<file path="flow/design.v">
`timescale 1ns/1ps
module processor(a,b,instruction,clk,rst,y);
    input [31:0] a,b;
    input [31:0] instruction;
    input clk, rst;
    wire [31:0] rs1, rs2;
    output [31:0] y;
    wire [31:0] rd;
    wire [4:0] rs1_address, rs2_address, rd_address;
    wire [6:0] opcode, p;
    wire [2:0] func;
    wire [3:0] cs;
    instruction_decoder id(instruction,opcode,clk,p,func,rs1_address,rs2_address,rd_address);
    register_bank rg(a,b,rs1_address,rs2_address,rd_address,rd,rs1,rs2,rst,clk);
    controller cn(p,func,cs);
    alu ar(rs1,rs2,cs,rd,y);
endmodule
`timescale 1ns/1ps
module instruction_decoder(instruction,opcode,clk,p,func,rs1_address,rs2_address,rd_address);
    input [31:0] instruction;
    input clk;
    output reg [6:0] opcode, p;
    output reg [2:0] func;
    output reg [4:0] rs1_address, rs2_address, rd_address;
    always@(instruction) begin
        opcode = instruction[6:0];
        p = instruction[31:25];
        func = instruction[14:12];
        rs1_address = instruction[19:15];
        rs2_address = instruction[24:20];
        rd_address = instruction[11:7];
    end
endmodule
`timescale 1ns/1ps
module register_bank (a,b,rs1_address,rs2_address,rd_address,rd,rs1,rs2,rst,clk);
    input [31:0] a,b,rd;
    input [4:0] rs1_address,rs2_address,rd_address;
    input rst,clk;
    output reg [31:0] rs1,rs2;
    always@(posedge clk) begin
        if(rst==0) begin
            rs1 <= (rs1_address==rs2_address) ? b : a;
            rs2 <= b;
        end
    end
endmodule
`timescale 1ns/1ps
module controller(p,func,cs);
    input [2:0] func;
    input [6:0] p;
    output reg [3:0] cs;
    always@(func,p) begin
        cs = {p[5],func};
    end
endmodule
`timescale 1ns/1ps
module alu(rs1,rs2,cs,rd,y);
    input [3:0] cs;
    output reg [31:0] y;
    input [31:0] rs1, rs2;
    output reg [31:0] rd;
    wire signed [31:0] sA = rs1;
    wire signed [31:0] sB = rs2;
    parameter
      ADD = 4'b0000,
      SUB = 4'b1000,
      SLL = 4'b0001,
      SLT = 4'b0010,
      SLTU = 4'b0011,
      XOR = 4'b0100,
      SRL = 4'b0101,
      SRA = 4'b1101,
      OR = 4'b0110,
      AND = 4'b0111;
    always@(cs,rs1,rs2) begin
    case(cs)
        ADD: begin
            rd = rs1+rs2;
            y=rd;
        end
        SUB: begin
            rd = rs1-rs2;
            y=rd;
        end
        SLL:begin
            rd = rs1 << rs2[4:0];
            y=rd;
        end
        SLT: begin
            rd = {31'd0,(sA < sB)};
            y=rd;
        end
        SLTU: begin
            rd = {31'd0,(rs1 < rs2)};
            y=rd;
        end
        XOR: begin
            rd = rs1 ^ rs2;
            y=rd;
        end
        SRL: begin
            rd = rs1 >> rs2[4:0];
            y=rd;
        end
        SRA: begin
            rd = sA >>> rs2[4:0];
            y=rd;
        end
        OR: begin
            rd = rs1 | rs2;
            y=rd;
        end
        AND: begin
            rd = rs1 & rs2;
            y=rd;
        end
        default: begin
            rd = 0; y=rd;
        end
    endcase
    end
endmodule
</file>
<file path="flow/constraint.sdc">
create_clock -name core_clock -period 5.77 [get_ports {clk}]
set_input_delay 1.1540 -clock core_clock [delete_from_list [all_inputs] [get_ports {clk}]]
set_output_delay 1.1540 -clock core_clock [all_outputs]
set_load 0.01 [all_outputs]
</file>
<file path="flow/run.sh">
#!/bin/bash
# the make line also repeats each setting of config.mk as NAME=value (left out here)
make -C /OpenROAD-flow-scripts/flow DESIGN_CONFIG=/design/flow/config.mk WORK_HOME=/design/flow/orfs CLKGATE_MAP_FILE= finish
</file>
<file path="flow/config.mk">
export PLATFORM = sky130hd
export DESIGN_NAME = processor
export DESIGN_NICKNAME = processor
export VERILOG_FILES = /design/flow/design.v
export SDC_FILE = /design/flow/constraint.sdc
export NUM_CORES = 4
export LEC_CHECK = 0
export ABC_AREA = 1
export CAP_MARGIN = 20
export CORE_MARGIN = 2
export CORE_UTILIZATION = 65
export CTS_CLUSTER_DIAMETER = 223
export SLEW_MARGIN = 20
</file>
==> CHANGELOG.md, run 1 <==
### Physical design

- Status: finished clean
- DRC: 0
- Leak: 0.00716 uW
- Hold path cells: 1
- Yosys stat chip area: 12400 um^2
- GPL Wtd Cong: 1.09
- Mapped Area: 12400 um^2
- Crit. Startpoint: instruction[30]
- Ys async rst share: 0
- Detail Route Antenna Nets: 0
- Clock power share: 0.211
- H-tree depth: 3
- CP max stage delay: 0.53 ns
- Synth warnings: 4
- CP endpoint kind: output pin
- Post-CTS Setup Bufs: 0
- CTS-repair resized insts: 0
- CP Depth: 12
- Ports: 130
- Met2 Use GR: 0.773
- Post-Synth AOI/OAI Area: 0.106
- Least-Margin Pin Slew: 0.820 ns
- Total power: 2710 uW
- Starting DRT DRC Count: 2895
- Pin count of the biggest net entering global routing: 67
- Delay-heaviest family, CP: buffers and inverters
- Relative slew slack: 0.454
- Count of input and output buffers: 111
- Log Warnings: 112
- Final Hold Fails: 0
- Power Sequential: 632 uW
- Top-area cell type share of the netlist area: 0.224
- Synthesized net count: 2385
- Placed Instances: 2461
- PwrDens: 197 nW/um^2
- Flop pwr share: 0.233
- Critical path class: input pin to output pin
- CP max stage cell: clkdlybuf4s50_1
- Vias post-DR: 16100
- Buffers & Inverters on Critical Path: 4
- Flops after synth: 64
- Crit path arrival time: 4.01 ns
- Final min period: 5.16 ns
- Starting density of the core: 0.664
- Fin Setup TNS: 0 ns
- Total global-route track usage: 0.492
- RSZ-0062 raised after global routing: no
- P_clk: 573 uW
- Syn Area/Cell: 5.68 um^2
- Critical Path End: y[11]
- Post-Synth Adder-Cell Area: 0.102
- GRT busiest layer: met2
- Cell-by-cell trace of the critical path: clkdlybuf4s50_1, nor2_2, inv_2, nor2_2, nand2_2, inv_2, nand2_1, and2_0, a21oi_1, nor2_1, nand2_1, clkdlybuf4s50_1
- Hpwl dp: 39800 um
- Switching share of power: 0.489
- WHS Endpoint: rg.rs2[14]
- NetSw: 1330 uW
- Vias in the first global route: 14500
- Yosys xor share: 0.00564
- Min-Delay Path Class: input pin to register
- DRT Pass-1 Iters: 14
- Top post-synthesis cells by count: 741 x nand2_1, 369 x nand3_1, 296 x inv_1
- GRT met3 Usage: 0.144
- Min-delay src: b[14]
- Crit-path max FO: 25
- Die Size: 20200 um^2
- Syn-to-layout area delta: 10.9%
- Die height: 142 um
- Cell row count: 50
- Critical Path Source Type: input pin
- Worst EP required: 4.62 ns
- Grt total ovfl: 0
- Clock buffer depth: 2
- CTS Buf Count: 9
- Die X: 142 um
- Fillers: 1698
- Setup violations, final: 0
- Register area share after synthesis: 0.155
- Core area: 18700 um^2
- Total combinational power: 1510 uW
- Final Max Slew Viols: 0
- WL per Instance: 20.5 um
- Cell taking the most area after synthesis: nand2_1
- Gate power share: 0.556
- CTS clk-pin slew, worst paths: 0.06 ns
- F_max: 194 MHz
- Clk sinks: 64
- Ys flop type: edfxtp_1
- Mux area share: 0.0298
- Top cells, area: nand2_1 22%, edfxtp_1 15%, nand3_1 15%
- Tally of max-capacitance violations: 0
- Antenna cell count: 0
- First-pass GRT wire length: 76200 um
- Initial antenna violation count: 0
- Syn Inst Count: 2187
- CTS tree: yes
- Synth logic family: simple AND/OR/NAND/NOR gates
- Met1 usage: 0.598
- Via density: 6.48
- CTS Root Cell: clkbuf_16
- Non-Filler Instances: 2477
- Yosys Instances: 2187
- Largest power group: combinational logic
- Top-count cell post-synth: nand2_1
- Simple-gate area share of the yosys netlist: 0.467
- Internal: 1390 uW
- Maximum vdd ir drop: 0.230 mV
- Cycle use final: 0.895
- Hold buffers post-CTS: 0
- Flip-flops with a built-in enable: 64
- Total Wirelength: 50700 um
- Yosys cell types: 49
- Final nets: 2436
## per-stage QoR
stage                     utilization  hold slack, ns  setup slack [ns]  instance area, um^2
after floorplan                     -            1.25              2.14                12400
after global placement          0.720            1.73             0.851                13500
after detailed placement        0.720            1.74             0.787                13500
after CTS                       0.736            1.39             0.779                13800
after global routing            0.736            1.40             0.612                13800
final                           0.736            1.39             0.608                13800
## layer usage
layer / vias up / part of all wire
met4: 0 / 0.079
met5: - / 0
li1: 7230 / -
met3: 370 / 0.15
met2: 1438 / 0.42
met1: 7012 / 0.35
## cell type report
| type | count | area, um^2 | share of cell area |
|---|---|---|---|
| multi-input cells | 1724 | 8830 | 0.641 |
| flip-flops and latches | 64 | 1920 | 0.140 |
| repair buffers | 132 | 1270 | 0.0922 |
| clock inverters | 7 | 77.6 | 0.00563 |
| clock buffers | 9 | 225 | 0.0164 |
| inverters | 307 | 1150 | 0.0839 |
| well taps | 234 | 293 | 0.0213 |
==> run 2: changes to the inputs <==
- ABC_AREA: 1 -> 0
- CAP_MARGIN: 20 -> 30
- CELL_PAD_IN_SITES_DETAIL_PLACEMENT: default -> 2
- CELL_PAD_IN_SITES_GLOBAL_PLACEMENT: default -> 2
- CORE_ASPECT_RATIO: default -> 0.97
- CORE_MARGIN: 2 -> 9
- CORE_UTILIZATION: 65 -> 52
- CTS_CLUSTER_DIAMETER: 223 -> 361
- CTS_CLUSTER_SIZE: default -> 68
- GPL_ROUTABILITY_DRIVEN: default -> 1
- GPL_TIMING_DRIVEN: default -> 0
- HOLD_SLACK_MARGIN: default -> 0.13
- MAX_ROUTING_LAYER: default -> met4
- MIN_ROUTING_LAYER: default -> met2
- PLACE_DENSITY_LB_ADDON: default -> 0.27
- SETUP_SLACK_MARGIN: default -> 1.35
- SLEW_MARGIN: 20 -> 40
- TNS_END_PERCENT: default -> 10
- clock period: 5.77 -> 7.15 ns (I/O delays scaled with it)
==> run 2 against run 1 <==
Against the previous run: the run now fails in 3_1_place_gp_skip_io; synthesized cell count is 36% lower; die area up 32%; synthesized area shrank 11%.
==> CHANGELOG.md, run 2 <==
### Physical design

- Mux area share: 0.169 (+0.139)
- Top-count cell post-synth: nor2_1
- Synth logic family: AND-OR/OR-AND gates
- Synthesized net count: 1590 (-33%)
- Ys flop type: edfxtp_1
- Yosys stat chip area: 11000 um^2 (-11%)
- Yosys xor share: 0.0127 (+0.00710)
- Core area: 20400 um^2 (+9.2%)
- Mapped Area: 11000 um^2 (-11%)
- Ys async rst share: 0 (unchanged)
- Flip-flops with a built-in enable: 64 (unchanged)
- Post-Synth Adder-Cell Area: 0.115 (+0.0132)
- Yosys Instances: 1392 (-36%)
- Syn Area/Cell: 7.90 um^2 (+39%)
- Top post-synthesis cells by count: 189 x nor2_1, 145 x a21oi_1, 98 x ha_1
- Fail Step: 3_1_place_gp_skip_io
- Top-area cell type share of the netlist area: 0.175 (-0.0493)
- Synth warnings: 4 (unchanged)
- Flops after synth: 64 (unchanged)
- Register area share after synthesis: 0.175 (+0.0200)
- Simple-gate area share of the yosys netlist: 0.172 (-0.294)
- Starting density of the core: 0.539 (-0.125)
- First Err: [ERROR FLW-0024] Place density exceeds 1.0 (current PLACE_DENSITY_LB_ADDON =  0.27). Please check if the value of  PLACE_DENSITY_LB_ADDON is between 0 and 0.99.
- Status: stopped before the end
- Yosys cell types: 88 (+80%)
- Die X: 166 um (+16%)
- Post-Synth AOI/OAI Area: 0.283 (+0.176)
- Top cells, area: edfxtp_1 17%, ha_1 11%, mux4_2 8.0%
- Cell row count: 51 (+2.0%)
- Cell taking the most area after synthesis: edfxtp_1
- Die Size: 26700 um^2 (+32%)
- Syn Inst Count: 1392 (-36%)
- Die height: 161 um (+13%)
==> run 3: changes to the inputs <==
- ABC_AREA: 0 -> 1
- CAP_MARGIN: 30 -> 20
- CELL_PAD_IN_SITES_DETAIL_PLACEMENT: 2 -> default
- CELL_PAD_IN_SITES_GLOBAL_PLACEMENT: 2 -> default
- CORE_ASPECT_RATIO: 0.97 -> default
- CORE_MARGIN: 9 -> 2
- CORE_UTILIZATION: 52 -> 61
- CTS_CLUSTER_DIAMETER: 361 -> 202
- CTS_CLUSTER_SIZE: 68 -> 95
- GPL_ROUTABILITY_DRIVEN: 1 -> default
- GPL_TIMING_DRIVEN: 0 -> default
- HOLD_SLACK_MARGIN: 0.13 -> default
- MAX_ROUTING_LAYER: met4 -> default
- MIN_ROUTING_LAYER: met2 -> default
- PLACE_DENSITY: default -> 0.36
- PLACE_DENSITY_LB_ADDON: 0.27 -> default
- SETUP_SLACK_MARGIN: 1.35 -> default
- SLEW_MARGIN: 40 -> 20
- TNS_END_PERCENT: 10 -> default
- clock period: 7.15 -> 3.51 ns (I/O delays scaled with it)
==> run 3 against run 2 <==
Against the previous run: now fails the layout checks on setup timing; synthesized cell count increased by 57%; synthesized area is 13% higher; die area is 19% lower.
==> CHANGELOG.md, run 3 <==
### Physical design

- Synth warnings: 4 (unchanged)
- Setup ws final: -0.196 ns
- Top post-synthesis cells by count: 741 x nand2_1, 369 x nand3_1, 296 x inv_1
- CP max stage cell: clkdlybuf4s50_1
- CP max stage delay: 0.53 ns
- Design Area, Final: 16100 um^2
- Log Warnings: 114
- Cell row count: 52 (+2.0%)
- Critical path class: register to output pin
- CP Depth: 11
- P_clk: 1010 uW
- CTS Buf Count: 9
- DRC: 0
- Maximum vdd ir drop: 0.294 mV
- Flop pwr share: 0.195
- Ys async rst share: 0 (unchanged)
- Delay-heaviest family, CP: simple AND/OR/NAND/NOR gates
- WHS Endpoint: rg.rs2[24]
- Initial antenna violation count: 1
- Total global-route track usage: 0.504
- Most used cell, CP: nand3_1
- Largest power group: combinational logic
- Mux area share: 0.0298 (-0.139)
- Mapped Area: 12400 um^2 (+13%)
- Syn Inst Count: 2187 (+57%)
- Final min period: 3.71 ns
- Setup violations, final: 6
- PwrDens: 317 nW/um^2
- Min-delay src: b[24]
- Top cells, area: nand2_1 22%, edfxtp_1 15%, nand3_1 15%
- Total Wirelength: 57600 um
- Via density: 6.46
- RSZ-0062 raised after global routing: yes
- Pin count of the biggest net entering global routing: 48
- Top-area cell type share of the netlist area: 0.224 (+0.0493)
- Buffers & Inverters on Critical Path: 3
- Total combinational power: 3090 uW
- Simple-gate area share of the yosys netlist: 0.467 (+0.294)
- H-tree depth: 3
- Wire length on met2: 24100 um
- Fillers: 1492
- Cell-by-cell trace of the critical path: inv_1, ha_4, nand2_1, nor2_2, inv_1, nor3_1, nand2_2, nand3_1, nand3_1, nand3_1, clkdlybuf4s50_1
- Internal: 2660 uW
- Hpwl dp: 43900 um
- Clock power share: 0.199
- Critical Path Source Type: register
- Die Size: 21500 um^2 (-19%)
- Critical Path End: y[27]
- Tally of max-capacitance violations: 0
- Top sig layer: met4
- DRT Pass-1 Iters: 13
- Crit. Startpoint: rg.rs1[15]
- Top-count cell post-synth: nand2_1
- Final Hold Fails: 0
- CTS Root Cell: clkbuf_16
- Ports: 130
- Synthesized net count: 2385 (+50%)
- Ys flop type: edfxtp_1
- Flip-flops with a built-in enable: 64 (unchanged)
- Detail Route Antenna Nets: 0
- Post-DP Area: 14800 um^2
- Logic area: 9540 um^2
- Hold path cells: 1
- Count of input and output buffers: 111
- Power Sequential: 996 uW
- First-pass GRT wire length: 84100 um
- Crit-path max FO: 9
- Vias post-DR: 17300
- Antenna cell count: 0
- Starting density of the core: 0.618 (+0.0790)
- Vias in the first global route: 15500
- WL per Instance: 21.5 um
- Final nets: 2608
- Syn Area/Cell: 5.68 um^2 (-28%)
- Die X: 147 um (-11%)
- Yosys xor share: 0.00564 (-0.00710)
- Clock buffer depth: 2
- Clk sinks: 64
- Starting DRT DRC Count: 3202
- Post-Synth Adder-Cell Area: 0.102 (-0.0132)
- Failing Checks: setup timing
- CP endpoint kind: output pin
- Cell taking the most area after synthesis: nand2_1
- Final Max Slew Viols: 0
- Leak: 0.00830 uW
- Grt total ovfl: 0
- Min-Delay Path Class: input pin to register
- Hold buffers post-CTS: 0
- Worst EP required: 2.81 ns
- Yosys Instances: 2187 (+57%)
- Register area share after synthesis: 0.155 (-0.0200)
- Core area: 20100 um^2 (-1.5%)
- Total power: 5100 uW
- Hold WS: 0.934 ns
- Relative slew slack: 0.520
- Pre-CTS WS: -0.497 ns
- Yosys cell types: 49 (-44%)
- M1 WL: 19300 um
- Crit path arrival time: 3.00 ns
- CTS clk-pin slew, worst paths: 0.06 ns
- Status: complete, but fails checks
- Cycle use final: 1.06
- Register area: 1920 um^2
- F_max: 270 MHz
- Least-Margin Pin Slew: 0.719 ns
- Yosys stat chip area: 12400 um^2 (+13%)
- Syn-to-layout area delta: 29.4%
- Routed wl met3: 8910 um
- CTS tree: yes
- Switching share of power: 0.478
- Gate power share: 0.606
- Die height: 147 um (-9.0%)
- NetSw: 2440 uW
- Post-Synth AOI/OAI Area: 0.106 (-0.176)
- GPL Wtd Cong: 1.11
- Flops after synth: 64 (unchanged)
- Synth logic family: simple AND/OR/NAND/NOR gates
==> run 3: repair_timing <==
item	in CTS	in global routing
resized	142	135
cloned	2	1
pin swaps	7	22
buffers inserted	8	16
endpoints found under the setup margin	32	31
==> run 3: stage by stage <==
stage               TNS [ns]  utilization  instances
global placement       -6.19        0.735       2643
CTS                   -0.740        0.776       2669
detailed placement     -6.68        0.735       2643
finish                -0.574        0.799       2685
floorplan                  0            -       2187
global route           -1.13        0.799       2685
==> run 3: final cells by class <==
class | count | area share
multi-input cells | 1724 | 0.594
repair buffers | 304 | 0.173
flip-flops and latches | 64 | 0.120
inverters | 307 | 0.0726
well taps | 270 | 0.0210
clock buffers | 9 | 0.0140
clock inverters | 7 | 0.00599
==> run 3: metal layers <==
layer / up-vias / global-route usage
met3: 507 / 0.137
met4: 0 / 0.315
met2: 1629 / 0.787
met1: 7615 / 0.617
met5: - / 0
li1: 7587 / -
==> run 4: changes to the inputs <==
- ABC_AREA: 1 -> default
- CORE_UTILIZATION: 61 -> 56
- CTS_CLUSTER_DIAMETER: 202 -> default
- CTS_CLUSTER_SIZE: 95 -> default
- PLACE_DENSITY: 0.36 -> default
- SETUP_SLACK_MARGIN: default -> -0.05
- clock period: 3.51 -> 4.55 ns (I/O delays scaled with it)
==> run 4 against run 3 <==
Against the previous run: still fails the layout checks on setup timing; routed wire length fell by 9.3%; utilization fell by 4.5 points; global-route usage fell by 2.1 points; count of clock-buffer cells in the layout rose by 2; final cell count fell by 28%; die area fell by 3.4%; non-clock buffer count rose by 44; setup slack improved by 0.010 ns; sequential share of layout area rose by 1.2 points; critical path depth did not move; critical endpoint is now y[2].
==> CHANGELOG.md, run 4 <==
### Physical design

- Status: complete, but fails checks
- Failing Checks: setup timing
- DRT Pass-1 Iters: 13 (unchanged)
- Starting density of the core: 0.567 (-0.0507)
- PwrDens: 260 nW/um^2 (-18%)
- Core area: 19400 um^2 (-3.5%)
- Internal: 2120 uW (-20%)
- Initial antenna violation count: 0 (-1)
- Power Sequential: 784 uW (-21%)
- Clock power share: 0.175 (-0.024)
- Final Hold Fails: 0 (unchanged)
- Syn Area/Cell: 7.90 um^2 (+39%)
- NetSw: 1680 uW (-31%)
- Register area share after synthesis: 0.175 (+0.0200)
- F_max: 211 MHz
- Gate power share: 0.618 (+0.012)
- Largest power group: combinational logic
- Critical path class: input pin to output pin
- Total global-route track usage: 0.483 (-0.0214)
- Yosys Instances: 1392 (-36%)
- Placed Instances: 1883 (-29%)
- Worst EP required: 3.64 ns (+0.83 ns)
- CP Depth: 11 (unchanged)
- Crit path arrival time: 3.83 ns (+0.83 ns)
- Grt total ovfl: 0 (unchanged)
- Top cells, area: edfxtp_1 17%, ha_1 11%, mux4_2 8.0%
- Ys flop type: edfxtp_1
- GPL Wtd Cong: 1.04 (-6.2%)
- Clock buffer depth: 2 (unchanged)
- Die height: 144 um (-1.7%)
- CP endpoint kind: output pin
- DRC: 0 (unchanged)
- Pin count of the biggest net entering global routing: 65 (+35%)
- Yosys cell types: 88 (+80%)
- Fin Setup TNS: -1.10 ns (-0.528 ns)
- Switching share of power: 0.442 (-0.0368)
- Yosys stat chip area: 11000 um^2 (-11%)
- Post-Synth AOI/OAI Area: 0.283 (+0.176)
- Min-delay src: b[31]
- Relative slew slack: 0.397 (-0.123)
- Starting DRT DRC Count: 2412 (-25%)
- Flop pwr share: 0.207 (+0.012)
- Least-Margin Pin Slew: 0.904 ns (+0.185 ns)
- Mux area share: 0.169 (+0.139)
- CP max stage delay: 0.64 ns (+0.11 ns)
- Antenna cell count: 0 (unchanged)
- Flops after synth: 64 (unchanged)
- CTS Buf Count: 9 (unchanged)
- Maximum vdd ir drop: 0.442 mV (+50%)
- WL per Instance: 27.2 um (+27%)
- Non-Filler Instances: 1923 (-28%)
- First-pass GRT wire length: 75100 um (-11%)
- Tally of max-capacitance violations: 0 (unchanged)
- Total combinational power: 2350 uW (-24%)
- Top-area cell type share of the netlist area: 0.175 (-0.0493)
- Via density: 7.17 (+11%)
- Cycle use final: 1.04 (-0.0151)
- H-tree depth: 3 (unchanged)
- Delay-heaviest family, CP: buffers and inverters
- Hold buffers post-CTS: 0 (unchanged)
- Top-count cell post-synth: nor2_1
- CP max stage cell: clkdlybuf4s50_1
- Setup violations, final: 12 (+6)
- Log Warnings: 114 (unchanged)
- Cell taking the most area after synthesis: edfxtp_1
- Clk sinks: 64 (unchanged)
- Most used cell, CP: buf_4
- Final Max Slew Viols: 0 (unchanged)
- Detail Route Antenna Nets: 0 (unchanged)
- WHS Endpoint: rg.rs2[31]
- Setup ws final: -0.186 ns (+0.0105 ns)
- Flip-flops with a built-in enable: 64 (unchanged)
- Fillers: 1423 (-4.6%)
- Die X: 144 um (-1.7%)
- CTS clk-pin slew, worst paths: 0.06 ns (about the same)
- Cell-by-cell trace of the critical path: clkdlybuf4s50_1, buf_4, or3_1, nor2_1, buf_4, buf_4, a221oi_1, o21ai_0, a21oi_1, o21ai_0, clkdlybuf4s50_1
- Syn-to-layout area delta: 33.0%
- Cell row count: 51 (-1.9%)
- Vias post-DR: 13800 (-20%)
- Critical Path End: y[2]
- Die Size: 20800 um^2 (-3.4%)
- Buffers & Inverters on Critical Path: 5 (+2)
- RSZ-0062 raised after global routing: yes
- Min-Delay Path Class: input pin to register
- CTS Root Cell: clkbuf_16
- Mapped Area: 11000 um^2 (-11%)
- Syn Inst Count: 1392 (-36%)
- Post-Synth Adder-Cell Area: 0.115 (+0.0132)
- Leak: 0.00615 uW (-26%)
- Critical Path Source Type: input pin
- Total Wirelength: 52300 um (-9.3%)
- Yosys xor share: 0.0127 (+0.00710)
- Hold path cells: 1 (unchanged)
- CTS tree: yes
- Ys async rst share: 0 (unchanged)
- P_clk: 666 uW (-34%)
- Crit-path max FO: 7 (-2)
- Final min period: 4.74 ns
- Top post-synthesis cells by count: 189 x nor2_1, 145 x a21oi_1, 98 x ha_1
- Synth logic family: AND-OR/OR-AND gates
- Count of input and output buffers: 111 (unchanged)
- Simple-gate area share of the yosys netlist: 0.172 (-0.294)
- Hpwl dp: 36800 um (-16%)
- Synthesized net count: 1590 (-33%)
- Synth warnings: 4 (unchanged)
- Ports: 130 (unchanged)
- Vias in the first global route: 12900 (-17%)
- Crit. Startpoint: instruction[13]
- Final nets: 1851 (-29%)
==> run 4: area by class of cell <==
class | count | area (um^2) | area share
clock buffer | 11 | 233 | 0.0159
clock inverter | 5 | 47.5 | 0.00325
sequential | 64 | 1920 | 0.131
timing repair buffer | 348 | 3020 | 0.206
multi-input combinational | 1132 | 8710 | 0.595
tap | 265 | 332 | 0.0227
inverter | 98 | 369 | 0.0252
==> run 4: per-layer routing <==
layer	part of all wire	wire, um	track usage
met1	0.34	18000	0.616
met2	0.41	21600	0.735
met3	0.16	8170	0.156
met4	0.083	4370	0.245
met5	0.0015	76	0
==> run 4: what timing repair did <==
| item | in CTS | in global routing |
|---|---|---|
| gates cloned | 3 | 0 |
| buffers inserted | 11 | 12 |
| setup endpoints to repair | 26 | 28 |
| pin swaps | 14 | 30 |
| gates resized | 64 | 86 |
==> run 4: metrics by stage <==
step | setup slack, ns | area [um^2] | hold WS (ns) | util | total power, uW
floorplan | 0.0409 | 11000 | 1.01 | - | 1980
global route | -0.277 | 14600 | 1.17 | 0.754 | 3920
detailed placement | -0.213 | 13600 | 1.49 | 0.703 | 2830
global placement | -0.138 | 13600 | 1.49 | 0.703 | 2790
finish | -0.186 | 14600 | 1.16 | 0.754 | 3800
CTS | -0.169 | 14300 | 1.16 | 0.736 | 3560
==> run 5: changes to the inputs <==
- CORE_ASPECT_RATIO: default -> 1.36
- CORE_MARGIN: 2 -> 4
- CORE_UTILIZATION: 56 -> 37
- CTS_CLUSTER_DIAMETER: default -> 318
- CTS_CLUSTER_SIZE: default -> 23
- GPL_ROUTABILITY_DRIVEN: default -> 0
- GPL_TIMING_DRIVEN: default -> 1
- SETUP_SLACK_MARGIN: -0.05 -> default
- clock period: 4.55 -> 4.54 ns (I/O delays scaled with it)
==> run 5 against run 4 <==
Against the previous run: still fails the layout checks on setup timing; clock power up 13%; die area up 57%; critical path depth up 2; via count down 8.7%; final area up 1.7%; count of clock-buffer cells in the layout down 2; setup slack better by 0.13 ns; utilization down 25 points; sequential share of layout area down 0.22 points; hold slack worse by 0.0097 ns; critical endpoint is now y[28]; largest power group unchanged.
==> CHANGELOG.md, run 5 <==
### Physical design

- Grt total ovfl: 0 (unchanged)
- First-pass GRT wire length: 67000 um (-11%)
- Register area share after synthesis: 0.175 (unchanged)
- WHS Endpoint: rg.rs2[18]
- CTS Buf Count: 9 (unchanged)
- Synth warnings: 4 (unchanged)
- Flip-flops with a built-in enable: 64 (unchanged)
- Mapped Area: 11000 um^2 (unchanged)
- Final Max Slew Viols: 0 (unchanged)
- Crit path arrival time: 3.69 ns (-0.14 ns)
- Final min period: 4.60 ns
- Status: complete, but fails checks
- Final Util: 0.507 (-0.247)
- Via density: 6.17 (-14%)
- Synth logic family: AND-OR/OR-AND gates
- Crit. Startpoint: rg.rs2[0]
- Post-Synth AOI/OAI Area: 0.283 (unchanged)
- Maximum vdd ir drop: 0.258 mV (-42%)
- Final nets: 1858 (+0.38%)
- Largest power group: combinational logic
- Critical Path Source Type: register
- Switching share of power: 0.421 (-0.0204)
- CP max stage cell: edfxtp_1
- CTS tree: yes
- Register area: 1920 um^2 (unchanged)
- Buffers & Inverters on Critical Path: 2 (-3)
- Die X: 156 um (+8.1%)
- Pin count of the biggest net entering global routing: 65 (unchanged)
- DRT Pass-1 Iters: 6 (-7)
- Hpwl dp: 36200 um (-1.6%)
- Min-delay src: b[18]
- Core area: 29300 um^2 (+51%)
- Worst EP required: 3.63 ns (about the same)
- Count of input and output buffers: 111 (unchanged)
- H-tree depth: 3 (unchanged)
- Relative slew slack: 0.447 (+0.0502)
- Setup ws final: -0.0582 ns (+0.127 ns)
- Critical Path End: y[28]
- RSZ-0062 raised after global routing: yes
- Leak: 0.00618 uW (+0.51%)
- Fillers: 2777 (+95%)
- Gate power share: 0.598 (-0.020)
- Top-area cell type share of the netlist area: 0.175 (unchanged)
- Cell-by-cell trace of the critical path: ha_2, inv_1, fa_2, nor2b_2, o2111a_2, o31ai_4, o31a_1, o31ai_4, nor3_2, o31a_1, a211o_1, a211o_1, clkdlybuf4s15_1
- Hold path cells: 1 (unchanged)
- Power Sequential: 766 uW (-2%)
- Delay-heaviest family, CP: AND-OR/OR-AND gates
- Logic area: 8770 um^2 (+0.76%)
- Cell taking the most area after synthesis: edfxtp_1
- Die height: 209 um (+45%)
- Flop pwr share: 0.203 (-0.004)
- CP max stage delay: 0.39 ns (-0.25 ns)
- Antenna cell count: 0 (unchanged)
- Mux area share: 0.169 (unchanged)
- Starting density of the core: 0.375 (-0.192)
- Synthesized net count: 1590 (unchanged)
- Failing Checks: setup timing
- Vias post-DR: 12600 (-8.7%)
- Initial antenna violation count: 0 (unchanged)
- Yosys cell types: 88 (unchanged)
- Cycle use final: 1.01 (-0.0280)
- Setup violations, final: 1 (-11)
- F_max: 217 MHz
- Top post-synthesis cells by count: 189 x nor2_1, 145 x a21oi_1, 98 x ha_1
- Ys async rst share: 0 (unchanged)
- Vias in the first global route: 11700 (-9.1%)
- Syn-to-layout area delta: 35.3%
- Syn Inst Count: 1392 (unchanged)
- Die Size: 32600 um^2 (+57%)
- Detail Route Antenna Nets: 0 (unchanged)
- CTS clk-pin slew, worst paths: 0.06 ns (about the same)
- Log Warnings: 112 (-1.8%)
- Clock buffer depth: 2 (unchanged)
- Ports: 130 (unchanged)
- Clk sinks: 64 (unchanged)
- Total combinational power: 2260 uW (-4%)
- Least-Margin Pin Slew: 0.829 ns (-0.0752 ns)
- Starting DRT DRC Count: 1577 (-35%)
- DRC: 0 (unchanged)
- Fin Setup TNS: -0.0582 ns (+1.04 ns)
- Critical path class: register to output pin
- Total global-route track usage: 0.263 (-0.220)
- Cell row count: 73 (+43%)
- Tally of max-capacitance violations: 0 (unchanged)
- Post-Synth Adder-Cell Area: 0.115 (unchanged)
- Syn Area/Cell: 7.90 um^2 (unchanged)
- NetSw: 1590 uW (-5.0%)
- Final Hold Fails: 0 (unchanged)
- Top-count cell post-synth: nor2_1
- CTS Root Cell: clkbuf_16
- Internal: 2190 uW (+3.2%)
- Min-Delay Path Class: input pin to register
- Simple-gate area share of the yosys netlist: 0.172 (unchanged)
- P_clk: 753 uW (+13%)
- Yosys xor share: 0.0127 (unchanged)
- Total Wirelength: 45800 um (-12%)
- PwrDens: 254 nW/um^2 (-2.1%)
- Top cells, area: edfxtp_1 17%, ha_1 11%, mux4_2 8.0%
- CP endpoint kind: output pin
- Ys flop type: edfxtp_1
- Crit-path max FO: 3 (-4)
- WL per Instance: 22.5 um (-17%)
- Yosys Instances: 1392 (unchanged)
- Flops after synth: 64 (unchanged)
- CP Depth: 13 (+2)
- Clock power share: 0.199 (+0.024)
- Yosys stat chip area: 11000 um^2 (unchanged)
## run 5: through the flow
| step | setup WS, ns | instance area (um^2) | total power (uW) | hold WS, ns | instances |
|---|---|---|---|---|---|
| 2_1_floorplan | 0.0329 | 11000 | 1980 | 1.01 | 1392 |
| 5_1_grt | -0.140 | 14900 | 3960 | 1.14 | 2040 |
| 3_5_place_dp | -0.227 | 13800 | 2820 | 1.49 | 1993 |
| 6_report | -0.0582 | 14900 | 3780 | 1.15 | 2040 |
| 4_1_cts | -0.0585 | 14500 | 3660 | 1.13 | 2025 |
| 3_3_place_gp | -0.195 | 13800 | 2800 | 1.49 | 1993 |
## run 5: final cells by class
| cell class | instances | area share |
|---|---|---|
| inverter | 98 | 0.0251 |
| clock inverter | 7 | 0.00673 |
| timing repair buffer | 355 | 0.203 |
| sequential | 64 | 0.129 |
| multi-input combinational | 1132 | 0.590 |
| clock buffer | 9 | 0.0151 |
| tap | 375 | 0.0315 |
## run 5: timing repair
action,CTS,global route
gates cloned,1,1
pin swaps,20,17
resized,111,61
buffers inserted,16,16
setup endpoints to repair,31,25
hold buffers,0,0
## run 5: layer usage
layer  part of all wire  track usage
met1               0.39        0.335
met4              0.062        0.143
met3              0.086       0.0383
met2               0.46        0.426
met5                  0            0
==> run 6: changes to the inputs <==
- ABC_AREA: default -> 1
- CELL_PAD_IN_SITES_GLOBAL_PLACEMENT: default -> 1
- CORE_ASPECT_RATIO: 1.36 -> default
- CORE_MARGIN: 4 -> 2
- CORE_UTILIZATION: 37 -> 39
- CTS_CLUSTER_DIAMETER: 318 -> 361
- CTS_CLUSTER_SIZE: 23 -> 100
- GPL_ROUTABILITY_DRIVEN: 0 -> default
- GPL_TIMING_DRIVEN: 1 -> default
- SETUP_SLACK_MARGIN: default -> -0.69
- TNS_END_PERCENT: default -> 25
- clock period: 4.54 -> 7.0 ns (I/O delays scaled with it)
==> run 6 against run 5 <==
Against the previous run: the run now finishes clean; utilization down 6.4 points; critical path depth fell by 5; hold slack improved by 0.45 ns; final cell count up 30%; global-route usage rose by 9.1 points; sequential share of layout area is 0.86 points higher; synthesized cell count rose by 57%; critical path type is now input pin to output pin; critical endpoint is now y[6]; largest cell class unchanged; largest power group unchanged.
==> CHANGELOG.md, run 6 <==
### Physical design

- Syn Inst Count: 2187 (+57%)
- Synth logic family: simple AND/OR/NAND/NOR gates
- Maximum vdd ir drop: 0.160 mV (-38%)
- CTS tree: yes
- Gate power share: 0.572 (-0.026)
- Die X: 182 um (+17%)
- Count of input and output buffers: 111 (unchanged)
- Final Util: 0.443 (-0.0643)
- CTS Root Cell: clkbuf_16
- Pre-CTS WS: 1.26 ns (+1.49 ns)
- Setup ws final: 1.17 ns (+1.23 ns)
- Cell-by-cell trace of the critical path: clkdlybuf4s50_1, nor2_1, nand2_1, buf_4, o221ai_1, nor3_1, nand3_1, clkdlybuf4s50_1
- CTS Buf Count: 9 (unchanged)
- PwrDens: 159 nW/um^2 (-37%)
- Hpwl dp: 48100 um (+33%)
- Non-Filler Instances: 2644 (+30%)
- DRT Pass-1 Iters: 6 (unchanged)
- GPL Wtd Cong: 0.991
- Flops after synth: 64 (unchanged)
- Min-Delay Path Class: input pin to register
- RSZ-0062 raised after global routing: no
- Vias in the first global route: 14000 (+20%)
- CP endpoint kind: output pin
- CP max stage delay: 0.71 ns (+0.32 ns)
- F_max: 171 MHz
- Leak: 0.00715 uW (+16%)
- Worst EP required: 5.60 ns (+1.97 ns)
- Cycle use final: 0.833 (-0.180)
- CTS clk-pin slew, worst paths: 0.09 ns (+0.03 ns)
- Initial antenna violation count: 1 (+1)
- Clock buffer depth: 2 (unchanged)
- Hold path cells: 1 (unchanged)
- Delay-heaviest family, CP: buffers and inverters
- CTS-repair resized insts: 0 (-100%)
- First-pass GRT wire length: 87200 um (+30%)
- Final nets: 2436 (+31%)
- Final Max Slew Viols: 0 (unchanged)
- CP max stage cell: nor3_1
- Via density: 5.70 (-7.6%)
- Critical Path End: y[6]
- Vias post-DR: 15100 (+20%)
- Post-Synth Adder-Cell Area: 0.102 (-0.0132)
- Top-area cell type share of the netlist area: 0.224 (+0.0493)
- Starting density of the core: 0.395 (+0.0194)
- Total global-route track usage: 0.354 (+0.0911)
- Register area: 1920 um^2 (unchanged)
- Fin Setup TNS: 0 ns (+0.0582 ns)
- Core area: 31500 um^2 (+7.3%)
- Relative slew slack: 0.418 (-0.0290)
- Crit path arrival time: 4.43 ns (+0.74 ns)
- Grt total ovfl: 0 (unchanged)
- Critical Path Source Type: input pin
- Final Hold Fails: 0 (unchanged)
- Crit. Startpoint: instruction[12]
- Syn Area/Cell: 5.68 um^2 (-28%)
- Top post-synthesis cells by count: 741 x nand2_1, 369 x nand3_1, 296 x inv_1
- Most used cell, CP: clkdlybuf4s50_1
- Total Wirelength: 58800 um (+28%)
- Largest power group: combinational logic
- Setup violations, final: 0 (-1)
- Die height: 182 um (-13%)
- Antenna cell count: 0 (unchanged)
- Hold buffers post-CTS: 0 (unchanged)
- Cell taking the most area after synthesis: nand2_1
- Post-Synth AOI/OAI Area: 0.106 (-0.176)
- Power Sequential: 521 uW (-32%)
- Synth warnings: 4 (unchanged)
- CP Depth: 8 (-5)
- Status: finished clean
- Clk sinks: 64 (unchanged)
- Fillers: 3552 (+28%)
- H-tree depth: 3 (unchanged)
- Ys flop type: edfxtp_1
- NetSw: 1130 uW (-29%)
- Switching share of power: 0.506 (+0.0846)
- Critical path class: input pin to output pin
- Post-CTS Setup Bufs: 0 (-16)
- Mapped Area: 12400 um^2 (+13%)
- Synthesized net count: 2385 (+50%)
- Logic area: 8830 um^2 (+0.58%)
- Tally of max-capacitance violations: 0 (unchanged)
- Flip-flops with a built-in enable: 64 (unchanged)
- Buffers & Inverters on Critical Path: 3 (+1)
- Pin count of the biggest net entering global routing: 67 (+3.1%)
- Total combinational power: 1270 uW (-44%)
- Internal: 1100 uW (-50%)
- Yosys stat chip area: 12400 um^2 (+13%)
- Detail Route Antenna Nets: 0 (unchanged)
- Least-Margin Pin Slew: 0.873 ns (+0.0447 ns)
- DRC: 0 (unchanged)
- WHS Endpoint: rg.rs2[31]
- Mux area share: 0.0298 (-0.139)
- Starting DRT DRC Count: 1738 (+10%)
- Register area share after synthesis: 0.155 (-0.0200)
- Final min period: 5.83 ns
- Log Warnings: 112 (unchanged)
- Cell row count: 65 (-11%)
- Yosys xor share: 0.00564 (-0.00710)
- Top cells, area: nand2_1 22%, edfxtp_1 15%, nand3_1 15%
- Simple-gate area share of the yosys netlist: 0.467 (+0.294)
- WL per Instance: 22.2 um (-1.1%)
- Syn-to-layout area delta: 12.3%
- Ports: 130 (unchanged)
- Crit-path max FO: 12 (+9)
- Clock power share: 0.194 (-0.005)
- Die Size: 33300 um^2 (+2.2%)
- Top-count cell post-synth: nand2_1
- Ys async rst share: 0 (unchanged)
- Flop pwr share: 0.234 (+0.031)
- Yosys Instances: 2187 (+57%)
- Min-delay src: b[31]
- Yosys cell types: 49 (-44%)
- Placed Instances: 2629 (+32%)
- P_clk: 432 uW (-43%)
## run 6: final cells by class
class	count	area share
Multi-Input combinational cell	1724	0.633
Sequential cell	64	0.138
Clock inverter	6	0.00269
Tap cell	402	0.0361
Inverter	307	0.0828
Clock buffer	9	0.0161
Timing Repair Buffer	132	0.0918
## run 6: routing by layer
layer	wire, um	part of all wire	GRT usage	vias up
met3	4800	0.082	0.0549	86
met4	1800	0.031	0.115	0
li1	-	-	-	7236
met5	0	0	0	-
met2	27000	0.46	0.581	664
met1	25200	0.43	0.477	7085
## run 6: per-stage QoR
stage / hold WS (ns) / total power [uW] / cell area, um^2
6_report: 1.60 / 2220 / 13900
5_1_grt: 1.60 / 2380 / 13900
4_1_cts: 1.58 / 2200 / 13900
3_5_place_dp: 1.98 / 1760 / 13700
3_3_place_gp: 1.98 / 1760 / 13700
2_1_floorplan: 1.50 / 1310 / 12400
==> run 7: changes to the inputs <==
- ABC_AREA: 1 -> default
- CELL_PAD_IN_SITES_DETAIL_PLACEMENT: default -> 1
- CELL_PAD_IN_SITES_GLOBAL_PLACEMENT: 1 -> default
- CORE_UTILIZATION: 39 -> 40
- CTS_CLUSTER_DIAMETER: 361 -> default
- CTS_CLUSTER_SIZE: 100 -> default
- GPL_ROUTABILITY_DRIVEN: default -> 0
- PLACE_DENSITY_LB_ADDON: default -> 0.09
- SETUP_SLACK_MARGIN: -0.69 -> default
- SLEW_MARGIN: 20 -> 30
- TNS_END_PERCENT: 25 -> 60
- clock period: 7.0 -> 11.1 ns (I/O delays scaled with it)
==> run 7 against run 6 <==
Against the previous run: still clean on timing, DRC and antenna; count of clock-buffer cells in the layout unchanged; total power down 39%; combinational power down about 40%; critical path type unchanged; highest routed layer unchanged.
==> CHANGELOG.md, run 7 <==
### Physical design

- Status: finished clean
- Critical Path Source Type: input pin
- CP max stage delay: 0.85 ns (+0.14 ns)
- Top cells, area: edfxtp_1 17%, ha_1 11%, mux4_2 8.0%
- Synth logic family: AND-OR/OR-AND gates
- Min-delay src: b[30]
- Buffers & Inverters on Critical Path: 4 (+1)
- CTS Buf Count: 9 (unchanged)
- Register area share after synthesis: 0.175 (+0.0200)
- Via density: 6.61 (+16%)
- Vias in the first global route: 11600 (-17%)
- Cell row count: 60 (-7.7%)
- Critical path class: input pin to output pin
- Final Hold Fails: 0 (unchanged)
- Hold buffers post-CTS: 0 (unchanged)
- Power Sequential: 338 uW (-35%)
- P_clk: 258 uW (-40%)
- H-tree depth: 3 (unchanged)
- NetSw: 607 uW (-46%)
- Synth warnings: 4 (unchanged)
- Die height: 170 um (-6.9%)
- Clock power share: 0.190 (-0.004)
- Starting DRT DRC Count: 1353 (-22%)
- Top post-synthesis cells by count: 189 x nor2_1, 145 x a21oi_1, 98 x ha_1
- Total power: 1350 uW (-39%)
- DRC: 0 (unchanged)
- Final Util: 0.465 (+0.0213)
- Starting density of the core: 0.408 (+0.0136)
- Fin Setup TNS: 0 ns (unchanged)
- Crit. Startpoint: instruction[12]
- WL per Instance: 25.5 um (+14%)
- Count of input and output buffers: 111 (unchanged)
- Least-Margin Pin Slew: 1.01 ns (+0.141 ns)
- Clk sinks: 64 (unchanged)
- Post-Synth Adder-Cell Area: 0.115 (+0.0132)
- First-pass GRT wire length: 69400 um (-20%)
- Cell-by-cell trace of the critical path: clkdlybuf4s50_1, buf_4, nand3b_1, buf_4, nor2_1, nand2_1, o31ai_1, nor4bb_1, a31oi_1, o311ai_1, o21ai_1, a211o_1, clkdlybuf4s50_1
- Core area: 27000 um^2 (-14%)
- Top-area cell type share of the netlist area: 0.175 (-0.0493)
- PwrDens: 108 nW/um^2 (-32%)
- Yosys Instances: 1392 (-36%)
- Gate power share: 0.560 (-0.012)
- Final Max Slew Viols: 0 (unchanged)
- Syn-to-layout area delta: 13.8%
- Tally of max-capacitance violations: 0 (unchanged)
- Setup ws final: 2.55 ns (+1.38 ns)
- CP max stage cell: clkdlybuf4s50_1
- Clock buffer depth: 2 (unchanged)
- CTS-repair resized insts: 0 (unchanged)
- Die Size: 28800 um^2 (-13%)
- Top-count cell post-synth: nor2_1
- Initial antenna violation count: 3 (+2)
- Post-CTS Setup Bufs: 0 (unchanged)
- Flops after synth: 64 (unchanged)
- Largest power group: combinational logic
- Die X: 170 um (-6.9%)
- Cell taking the most area after synthesis: edfxtp_1
- Vias post-DR: 11800 (-22%)
- Maximum vdd ir drop: 0.0888 mV (-45%)
- RSZ-0062 raised after global routing: no
- F_max: 117 MHz
- DRT Pass-1 Iters: 8 (+2)
- Flop pwr share: 0.250 (+0.016)
- Total global-route track usage: 0.313 (-0.0413)
- Pre-CTS WS: 2.63 ns (+1.37 ns)
- Mux area share: 0.169 (+0.139)
- Hold path cells: 1 (unchanged)
- CTS Root Cell: clkbuf_16
- Ys flop type: edfxtp_1
- CTS clk-pin slew, worst paths: 0.06 ns (-0.03 ns)
- Post-Synth AOI/OAI Area: 0.283 (+0.176)
- Flip-flops with a built-in enable: 64 (unchanged)
- Total Wirelength: 45300 um (-23%)
- Crit-path max FO: 20 (+8)
- Yosys xor share: 0.0127 (+0.00710)
- Internal: 745 uW (-32%)
- Synthesized net count: 1590 (-33%)
- Pin count of the biggest net entering global routing: 78 (+16%)
- Cycle use final: 0.770 (-0.0627)
- CP Depth: 13 (+5)
- Grt total ovfl: 0 (unchanged)
- Delay-heaviest family, CP: buffers and inverters
- Log Warnings: 110 (-1.8%)
- Total combinational power: 757 uW (-40%)
- Hpwl dp: 34600 um (-28%)
- Detail Route Antenna Nets: 0 (unchanged)
- CP endpoint kind: output pin
- WHS Endpoint: rg.rs2[30]
- CTS tree: yes
- Simple-gate area share of the yosys netlist: 0.172 (-0.294)
- Yosys cell types: 88 (+80%)
- Yosys stat chip area: 11000 um^2 (-11%)
- Syn Inst Count: 1392 (-36%)
- Ports: 130 (unchanged)
- Final nets: 1630 (-33%)
- Worst EP required: 8.88 ns (+3.28 ns)
- Min-Delay Path Class: input pin to register
- Syn Area/Cell: 7.90 um^2 (+39%)
- Crit path arrival time: 6.33 ns (+1.90 ns)
- Relative slew slack: 0.315 (-0.103)
- Setup violations, final: 0 (unchanged)
- Ys async rst share: 0 (unchanged)
- Final min period: 8.55 ns
- Switching share of power: 0.449 (-0.0569)
- Critical Path End: y[24]
- Leak: 0.00487 uW (-32%)
- Mapped Area: 11000 um^2 (-11%)
run 7: layout make-up:
type	instances	area, um^2
Fill cell	3272	14400
Timing Repair Buffer	127	1230
Multi-Input combinational cell	1132	8290
Sequential cell	64	1920
Tap cell	341	427
Inverter	98	368
Antenna cell	2	5.00
Clock inverter	7	47.5
Clock buffer	9	225
run 7: metrics by stage:
step / instance area [um^2] / cells / hold WS (ns)
final: 12500 / 1780 / 2.46
after global routing: 12500 / 1778 / 2.47
after CTS: 12500 / 1778 / 2.45
after detailed placement: 12200 / 1762 / 2.80
after global placement: 12200 / 1762 / 2.80
after floorplan: 11000 / 1392 / 2.32
run 7: metal layers:
layer	vias to the layer above	routed length, um	GRT usage
li1	5278	-	-
met1	5803	19600	0.426
met2	586	19500	0.477
met3	101	4410	0.0756
met4	0	1810	0.125
met5	-	0	0
==> run 8: changes to the inputs <==
- CELL_PAD_IN_SITES_DETAIL_PLACEMENT: 1 -> default
- CTS_CLUSTER_DIAMETER: default -> 400
- CTS_CLUSTER_SIZE: default -> 99
- GPL_ROUTABILITY_DRIVEN: 0 -> default
- PLACE_DENSITY_LB_ADDON: 0.09 -> default
- SLEW_MARGIN: 30 -> 20
- TNS_END_PERCENT: 60 -> 15
- clock period: 11.1 -> 7.0 ns (I/O delays scaled with it)
==> run 8 against run 7 <==
Against the previous run: clock power grew 59%; global-route usage shrank 1.0 points; hold slack lost 0.82 ns; first-iteration DRC count grew 7.7%; final cell count grew 1.2%; utilization grew 0.60 points; die area is the same; critical endpoint is now y[28].
==> CHANGELOG.md, run 8 <==
### Physical design

- Status: finished clean
- Detail Route Antenna Nets: 0 (unchanged)
- Flop pwr share: 0.248 (-0.002)
- Synthesized net count: 1590 (unchanged)
- GPL Wtd Cong: 0.978
- M1 WL: 19500 um (about the same)
- Crit. Startpoint: rg.rs2[1]
- Top sig layer: met5
- First-pass GRT wire length: 66000 um (-4.8%)
- Cell-by-cell trace of the critical path: inv_1, fa_1, nor2b_1, o2111a_1, o31ai_1, o31a_1, o31ai_2, nor3_1, o31a_1, a211o_1, a211o_1, clkdlybuf4s50_1
- Cycle use final: 0.887 (+0.117)
- Crit path arrival time: 4.81 ns (-1.52 ns)
- Flops after synth: 64 (unchanged)
- Hold buffers post-CTS: 0 (unchanged)
- Logic area: 8290 um^2 (about the same)
- CP max stage cell: edfxtp_1
- Delay-heaviest family, CP: AND-OR/OR-AND gates
- Post-CTS Setup Bufs: 0 (unchanged)
- Total global-route track usage: 0.303 (-0.0102)
- Clk sinks: 64 (unchanged)
- Min-Delay Path Class: input pin to register
- CTS-repair resized insts: 0 (unchanged)
- Register area share after synthesis: 0.175 (unchanged)
- Antenna cell count: 0 (-2)
- Mux area share: 0.169 (unchanged)
- Final min period: 6.21 ns
- Top post-synthesis cells by count: 189 x nor2_1, 145 x a21oi_1, 98 x ha_1
- Fillers: 2671 (-18%)
- Post-Synth Adder-Cell Area: 0.115 (unchanged)
- Final Max Slew Viols: 0 (unchanged)
- Final Hold Fails: 0 (unchanged)
- Initial antenna violation count: 1 (-2)
- Ports: 130 (unchanged)
- CTS tree: yes
- Clock buffer depth: 2 (unchanged)
- Final Util: 0.471 (+0.00603)
- Buffers & Inverters on Critical Path: 2 (-2)
- Ys flop type: edfxtp_1
- Cell taking the most area after synthesis: edfxtp_1
- Internal: 1190 uW (+60%)
- Cell row count: 60 (unchanged)
- Min-delay src: b[1]
- Clock power share: 0.192 (+0.002)
- Power Sequential: 531 uW (+57%)
- Tally of max-capacitance violations: 0 (unchanged)
- CP max stage delay: 0.67 ns (-0.18 ns)
- Yosys Instances: 1392 (unchanged)
- Count of input and output buffers: 111 (unchanged)
- Yosys xor share: 0.0127 (unchanged)
- Total combinational power: 1200 uW (+59%)
- Wire length on met2: 19000 um (-2.8%)
- Total Wirelength: 44300 um (-2.3%)
- Simple-gate area share of the yosys netlist: 0.172 (unchanged)
- RSZ-0062 raised after global routing: no
- Post-Synth AOI/OAI Area: 0.283 (unchanged)
- DRT Pass-1 Iters: 6 (-2)
- Leak: 0.00497 uW (+2.1%)
- CTS Buf Count: 9 (unchanged)
- Critical path class: register to output pin
- Switching share of power: 0.445 (-0.00398)
- Flip-flops with a built-in enable: 64 (unchanged)
- P_clk: 411 uW (+59%)
- Syn Area/Cell: 7.90 um^2 (unchanged)
- WL per Instance: 24.6 um (-3.5%)
- Relative slew slack: 0.379 (+0.0639)
- Core area: 27000 um^2 (unchanged)
- Critical Path End: y[28]
- WHS Endpoint: rg.rs2[1]
- Gate power share: 0.561 (about the same)
- Syn-to-layout area delta: 15.3%
- Starting density of the core: 0.408 (unchanged)
- Hpwl dp: 34300 um (-0.88%)
- Grt total ovfl: 0 (unchanged)
- H-tree depth: 3 (unchanged)
- Ys async rst share: 0 (unchanged)
- Fin Setup TNS: 0 ns (unchanged)
- Yosys cell types: 88 (unchanged)
- Log Warnings: 110 (unchanged)
- Top-area cell type share of the netlist area: 0.175 (unchanged)
- Critical Path Source Type: register
- Least-Margin Pin Slew: 0.932 ns (-0.0826 ns)
- Via density: 6.47 (-2.2%)
- Yosys stat chip area: 11000 um^2 (unchanged)
- NetSw: 954 uW (+57%)
- Setup violations, final: 0 (unchanged)
- Starting DRT DRC Count: 1457 (+7.7%)
- Worst EP required: 5.60 ns (-3.28 ns)
- Register area: 1920 um^2 (unchanged)
- F_max: 161 MHz
- CP Depth: 12 (-1)
- Routed wl met3: 4380 um (-0.77%)
- CTS Root Cell: clkbuf_16
- Synth warnings: 4 (unchanged)
- Die X: 170 um (unchanged)
- Mapped Area: 11000 um^2 (unchanged)
- Top-count cell post-synth: nor2_1
- Hold path cells: 1 (unchanged)
- Maximum vdd ir drop: 0.143 mV (+61%)
- Synth logic family: AND-OR/OR-AND gates
- Top cells, area: edfxtp_1 17%, ha_1 11%, mux4_2 8.0%
- Die Size: 28800 um^2 (unchanged)
- Crit-path max FO: 9 (-55%)
- PwrDens: 169 nW/um^2 (+56%)
- Vias post-DR: 11700 (-0.94%)
- DRC: 0 (unchanged)
- Pin count of the biggest net entering global routing: 75 (-3.8%)
- Syn Inst Count: 1392 (unchanged)
- Largest power group: combinational logic
- Die height: 170 um (unchanged)
- Final nets: 1654 (+1.5%)
- Vias in the first global route: 10700 (-7.9%)
- CTS clk-pin slew, worst paths: 0.06 ns (about the same)
- CP endpoint kind: output pin
[run 8: metrics by stage]
stage / cells / setup slack [ns] / hold slack [ns] / instance area (um^2) / power (uW)
3_3_place_gp: 1786 / 0.979 / 1.98 / 12400 / 1700
3_5_place_dp: 1786 / 0.957 / 1.98 / 12400 / 1710
4_1_cts: 1802 / 0.843 / 1.63 / 12700 / 2120
6_report: 1802 / 0.788 / 1.64 / 12700 / 2140
5_1_grt: 1802 / 0.581 / 1.63 / 12700 / 2260
2_1_floorplan: 1392 / 1.83 / 1.50 / 11000 / 1290
[run 8: per-layer routing]
| metal | track usage | vias to the layer above |
|---|---|---|
| met1 | 0.436 | 5633 |
| li1 | - | 5335 |
| met2 | 0.454 | 602 |
| met5 | 0 | - |
| met4 | 0.0988 | 2 |
| met3 | 0.0591 | 85 |
[run 8: cell type report]
class	instances	share of cell area
clock inverters	7	0.00385
repair buffers	151	0.111
clock buffers	9	0.0178
multi-input cells	1132	0.653
flip-flops and latches	64	0.152
well taps	341	0.0336
inverters	98	0.0290
==> run 9: changes to the inputs <==
- ABC_AREA: default -> 1
- CELL_PAD_IN_SITES_GLOBAL_PLACEMENT: default -> 1
- CTS_CLUSTER_DIAMETER: 400 -> 389
- CTS_CLUSTER_SIZE: 99 -> 100
- SETUP_SLACK_MARGIN: default -> 1.86
==> run 9 against run 8 <==
Against the previous run: still clean on timing, DRC and antenna; critical path depth fell by 1; first-iteration DRC count rose by 21%; die area rose by 13%; utilization barely moved; critical path type is now input pin to output pin; largest cell class unchanged; highest routed layer is now met4.
==> CHANGELOG.md, run 9 <==
### Physical design

- Status: finished clean
- Final min period: 5.15 ns (-1.06 ns)
- Routed wl met3: 4770 um (+8.9%)
- Syn-to-layout area delta: 15.8%
- Top post-synthesis cells by count: 741 x nand2_1, 369 x nand3_1, 296 x inv_1
- M1 WL: 24800 um (+27%)
- Log Warnings: 113 (+2.7%)
- WL per Instance: 22.1 um (-10%)
- Clock power share: 0.222 (+0.030)
- Delay-heaviest family, CP: buffers and inverters
- Hold path cells: 1 (unchanged)
- Post-Synth Adder-Cell Area: 0.102 (-0.0132)
- CP max stage delay: 0.55 ns (-0.12 ns)
- Internal: 1190 uW (+0.24%)
- Synth logic family: simple AND/OR/NAND/NOR gates
- Tally of max-capacitance violations: 0 (unchanged)
- Yosys xor share: 0.00564 (-0.00710)
- Vias post-DR: 15300 (+31%)
- Largest power group: combinational logic
- Starting density of the core: 0.406 (-0.00217)
- Initial antenna violation count: 0 (-1)
- Top cells, area: nand2_1 22%, edfxtp_1 15%, nand3_1 15%
- Final nets: 2453 (+48%)
- Setup violations, final: 0 (unchanged)
- Syn Inst Count: 2187 (+57%)
- H-tree depth: 3 (unchanged)
- WHS Endpoint: rg.rs2[18]
- Flop pwr share: 0.225 (-0.023)
- DRT Pass-1 Iters: 6 (unchanged)
- Crit path arrival time: 3.75 ns (-1.06 ns)
- Critical Path Source Type: input pin
- Leak: 0.00733 uW (+47%)
- Pin count of the biggest net entering global routing: 69 (-8.0%)
- CP max stage cell: clkdlybuf4s50_1
- CP endpoint kind: output pin
- Cycle use final: 0.736 (-0.151)
- Min-Delay Path Class: input pin to register
- Die height: 180 um (+6.1%)
- Syn Area/Cell: 5.68 um^2 (-28%)
- Cell-by-cell trace of the critical path: dlygate4sd2_1, nor2_2, nand3_1, buf_4, inv_8, buf_4, nand3_1, o21ai_0, inv_1, nand2_1, clkdlybuf4s50_1
- Flops after synth: 64 (unchanged)
- Via density: 5.75 (-11%)
- CTS tree: yes
- Final Hold Fails: 0 (unchanged)
- DRC: 0 (unchanged)
- Register area share after synthesis: 0.155 (-0.0200)
- Synth warnings: 4 (unchanged)
- GPL Wtd Cong: 1.00 (+2.3%)
- CTS Root Cell: clkbuf_16
- Critical Path End: y[15]
- Vias in the first global route: 14300 (+33%)
- Min-delay src: b[18]
- PwrDens: 162 nW/um^2 (-4.2%)
- Gate power share: 0.553 (-0.008)
- Top-area cell type share of the netlist area: 0.224 (+0.0493)
- Least-Margin Pin Slew: 0.856 ns (-0.0758 ns)
- Hpwl dp: 47700 um (+39%)
- Yosys stat chip area: 12400 um^2 (+13%)
- Top sig layer: met4
- Cell row count: 64 (+6.7%)
- Buffers & Inverters on Critical Path: 6 (+4)
- Post-Synth AOI/OAI Area: 0.106 (-0.176)
- CTS Buf Count: 9 (unchanged)
- Worst EP required: 5.60 ns (about the same)
- Die X: 180 um (+6.1%)
- Flip-flops with a built-in enable: 64 (unchanged)
- CTS clk-pin slew, worst paths: 0.07 ns (about the same)
- Final Max Slew Viols: 0 (unchanged)
- Total global-route track usage: 0.354 (+0.0509)
- Power Sequential: 524 uW (-1%)
- Synthesized net count: 2385 (+50%)
- P_clk: 517 uW (+26%)
- Relative slew slack: 0.428 (+0.0488)
- Fin Setup TNS: 0 ns (unchanged)
- Mux area share: 0.0298 (-0.139)
- Wire length on met2: 26700 um (+41%)
- Core area: 30600 um^2 (+14%)
- Maximum vdd ir drop: 0.146 mV (+2.1%)
- Detail Route Antenna Nets: 0 (unchanged)
- Crit. Startpoint: instruction[12]
- Mapped Area: 12400 um^2 (+13%)
- Hold buffers post-CTS: 0 (unchanged)
- Yosys Instances: 2187 (+57%)
- Clk sinks: 64 (unchanged)
- NetSw: 1140 uW (+19%)
- Antenna cell count: 0 (unchanged)
- Total combinational power: 1290 uW (+8%)
- Ys async rst share: 0 (unchanged)
- Top-count cell post-synth: nand2_1
- CP Depth: 11 (-1)
- Ports: 130 (unchanged)
- Yosys cell types: 49 (-44%)
- RSZ-0062 raised after global routing: yes
- First-pass GRT wire length: 86400 um (+31%)
- Crit-path max FO: 22 (+13)
- Ys flop type: edfxtp_1
- Total Wirelength: 58700 um (+33%)
- Clock buffer depth: 2 (unchanged)
- F_max: 194 MHz (+21%)
- Cell taking the most area after synthesis: nand2_1
- Starting DRT DRC Count: 1762 (+21%)
- Simple-gate area share of the yosys netlist: 0.467 (+0.294)
- Switching share of power: 0.488 (+0.0432)
- Count of input and output buffers: 111 (unchanged)
- Final Util: 0.470 (about the same)
- Grt total ovfl: 0 (unchanged)
- Die Size: 32500 um^2 (+13%)
- Critical path class: input pin to output pin
## run 9: area by class of cell
cell class	count	area, um^2
clock buffers	9	225
clock inverters	7	101
fillers	3396	16200
inverters	307	1200
multi-input cells	1724	9010
flip-flops and latches	64	1920
well taps	396	495
repair buffers	147	1420
repair inverters	2	12.5
## run 9: stage by stage
step           power (uW)  setup WS, ns  hold WS (ns)  std cells  instance area (um^2)
6_report             2330          1.85          1.61       2656                 14400
5_1_grt              2470          1.81          1.61       2656                 14400
4_1_cts              2300          1.88          1.59       2656                 14300
3_5_place_dp         1760          1.29          1.98       2625                 13700
3_3_place_gp         1760          1.37          1.98       2625                 13700
2_1_floorplan        1310          3.12          1.50       2187                 12400
## run 9: metal layers
layer / vias to the layer above / global-route usage
li1: 7253 / -
met1: 7167 / 0.471
met2: 734 / 0.579
met3: 126 / 0.0513
met4: 0 / 0.133
met5: - / 0
## run 9: timing repair
item | in CTS | in global routing
cloned | 2 | 0
setup buffers | 13 | 0
endpoints found under the setup margin | 32 | 23
hold endpoints to repair | 0 | 0
gates resized | 55 | 18
pin swaps | 6 | 0
==> run 10: changes to the inputs <==
- ABC_AREA: 1 -> default
- CELL_PAD_IN_SITES_GLOBAL_PLACEMENT: 1 -> default
- CTS_CLUSTER_DIAMETER: 389 -> 199
- SETUP_SLACK_MARGIN: 1.86 -> default
- TNS_END_PERCENT: 15 -> 20
==> run 10 against run 9 <==
Against the previous run: global-route usage is 5.1 points lower; routed wire length is 25% lower; critical path depth is 1 higher; setup slack worse by 1.1 ns; non-clock buffer count is 4 higher; via count is 24% lower; first-iteration DRC count is 17% lower; critical path type is now register to output pin; critical endpoint is now y[28].
==> CHANGELOG.md, run 10 <==
### Physical design

- Vias post-DR: 11700 (-24%)
- Die Size: 28800 um^2 (-11%)
- Crit path arrival time: 4.81 ns (+1.06 ns)
- DRT Pass-1 Iters: 6 (unchanged)
- Syn-to-layout area delta: 15.3%
- Min-delay src: b[1]
- Post-CTS Setup Bufs: 0 (-13)
- Crit. Startpoint: rg.rs2[1]
- Largest power group: combinational logic
- Hold path cells: 1 (unchanged)
- Detail Route Antenna Nets: 0 (unchanged)
- CTS tree: yes
- Total combinational power: 1200 uW (-7%)
- Ys flop type: edfxtp_1
- Vias in the first global route: 10700 (-25%)
- Buffers & Inverters on Critical Path: 2 (-4)
- NetSw: 954 uW (-16%)
- Clock power share: 0.192 (-0.030)
- Critical Path End: y[28]
- CTS Root Cell: clkbuf_16
- Final Max Slew Viols: 0 (unchanged)
- CP max stage cell: edfxtp_1
- Mapped Area: 11000 um^2 (-11%)
- Core area: 27000 um^2 (-12%)
- Setup violations, final: 0 (unchanged)
- Post-Synth Adder-Cell Area: 0.115 (+0.0132)
- Ys async rst share: 0 (unchanged)
- Status: finished clean
- Gate power share: 0.561 (+0.008)
- Leak: 0.00497 uW (-32%)
- First-pass GRT wire length: 66000 um (-24%)
- CP endpoint kind: output pin
- Mux area share: 0.169 (+0.139)
- Synth logic family: AND-OR/OR-AND gates
- Flops after synth: 64 (unchanged)
- CTS-repair resized insts: 0 (-100%)
- PwrDens: 169 nW/um^2 (+4.4%)
- Critical path class: register to output pin
- Final nets: 1654 (-33%)
- Hold buffers post-CTS: 0 (unchanged)
- Setup ws final: 0.788 ns (-1.06 ns)
- Fillers: 2671 (-21%)
- Total Wirelength: 44300 um (-25%)
- Yosys stat chip area: 11000 um^2 (-11%)
- CTS clk-pin slew, worst paths: 0.06 ns (about the same)
- Yosys xor share: 0.0127 (+0.00710)
- Synth warnings: 4 (unchanged)
- Synthesized net count: 1590 (-33%)
- Hpwl dp: 34300 um (-28%)
- Switching share of power: 0.445 (-0.0432)
- Post-DP Area: 12400 um^2 (-9.3%)
- Yosys Instances: 1392 (-36%)
- Crit-path max FO: 9 (-59%)
- Relative slew slack: 0.379 (-0.0488)
- Cell row count: 60 (-6.3%)
- Worst EP required: 5.60 ns (about the same)
- Count of input and output buffers: 111 (unchanged)
- Delay-heaviest family, CP: AND-OR/OR-AND gates
- Starting DRT DRC Count: 1457 (-17%)
- DRC: 0 (unchanged)
- Clk sinks: 64 (unchanged)
- P_clk: 411 uW (-21%)
- Top post-synthesis cells by count: 189 x nor2_1, 145 x a21oi_1, 98 x ha_1
- RSZ-0062 raised after global routing: no
- Critical Path Source Type: register
- WHS Endpoint: rg.rs2[1]
- Total global-route track usage: 0.303 (-0.0509)
- Cycle use final: 0.887 (+0.151)
- Via density: 6.47 (+12%)
- CP Depth: 12 (+1)
- Ports: 130 (unchanged)
- GPL Wtd Cong: 0.978 (-2.3%)
- H-tree depth: 3 (unchanged)
- Final min period: 6.21 ns (+1.06 ns)
- Cell taking the most area after synthesis: edfxtp_1
- Pin count of the biggest net entering global routing: 75 (+8.7%)
- Syn Inst Count: 1392 (-36%)
- Post-Synth AOI/OAI Area: 0.283 (+0.176)
- Least-Margin Pin Slew: 0.932 ns (+0.0758 ns)
- CP max stage delay: 0.67 ns (+0.12 ns)
- Grt total ovfl: 0 (unchanged)
- Die height: 170 um (-5.8%)
- Antenna cell count: 0 (unchanged)
- Power Sequential: 531 uW (+1%)
- Syn Area/Cell: 7.90 um^2 (+39%)
- Yosys cell types: 88 (+80%)
- Fin Setup TNS: 0 ns (unchanged)
- Design Area, Final: 12700 um^2 (-12%)
- Top-area cell type share of the netlist area: 0.175 (-0.0493)
- Flip-flops with a built-in enable: 64 (unchanged)
- CTS Buf Count: 9 (unchanged)
- Initial antenna violation count: 1 (+1)
- Cell-by-cell trace of the critical path: inv_1, fa_1, nor2b_1, o2111a_1, o31ai_1, o31a_1, o31ai_2, nor3_1, o31a_1, a211o_1, a211o_1, clkdlybuf4s50_1
- Internal: 1190 uW (-0.24%)
- Final Hold Fails: 0 (unchanged)
- Simple-gate area share of the yosys netlist: 0.172 (-0.294)
- Starting density of the core: 0.408 (+0.00217)
- Die X: 170 um (-5.8%)
- F_max: 161 MHz (-17%)
- Hold WS: 1.64 ns (+0.0366 ns)
- Top-count cell post-synth: nor2_1
- Top cells, area: edfxtp_1 17%, ha_1 11%, mux4_2 8.0%
- Pre-CTS WS: 0.957 ns (-0.334 ns)
- Flop pwr share: 0.248 (+0.023)
- Min-Delay Path Class: input pin to register
- Clock buffer depth: 2 (unchanged)
- Register area share after synthesis: 0.175 (+0.0200)
- WL per Instance: 24.6 um (+11%)
- Log Warnings: 110 (-2.7%)
- Tally of max-capacitance violations: 0 (unchanged)
- Maximum vdd ir drop: 0.143 mV (-2.1%)
==> run 10: through the flow <==
stage	cells	util	power [uW]
final	1802	0.471	2140
after global routing	1802	0.471	2260
after CTS	1802	0.471	2120
after detailed placement	1786	0.460	1710
after global placement	1786	0.460	1700
after floorplan	1392	-	1290
==> run 10: final cells by class <==
class | count | area [um^2] | area share
timing repair buffer | 151 | 1410 | 0.111
clock inverter | 7 | 48.8 | 0.00385
sequential | 64 | 1920 | 0.152
multi-input combinational | 1132 | 8290 | 0.653
tap | 341 | 427 | 0.0336
inverter | 98 | 368 | 0.0290
clock buffer | 9 | 225 | 0.0178
==> run 10: per-layer routing <==
| layer | GRT usage | part of all wire |
|---|---|---|
| met2 | 0.454 | 0.43 |
| met1 | 0.436 | 0.44 |
| met3 | 0.0591 | 0.099 |
| met4 | 0.0988 | 0.031 |
| met5 | 0 | 0.00029 |
Power figures rest on the tool's default switching activity, not on a simulated workload.
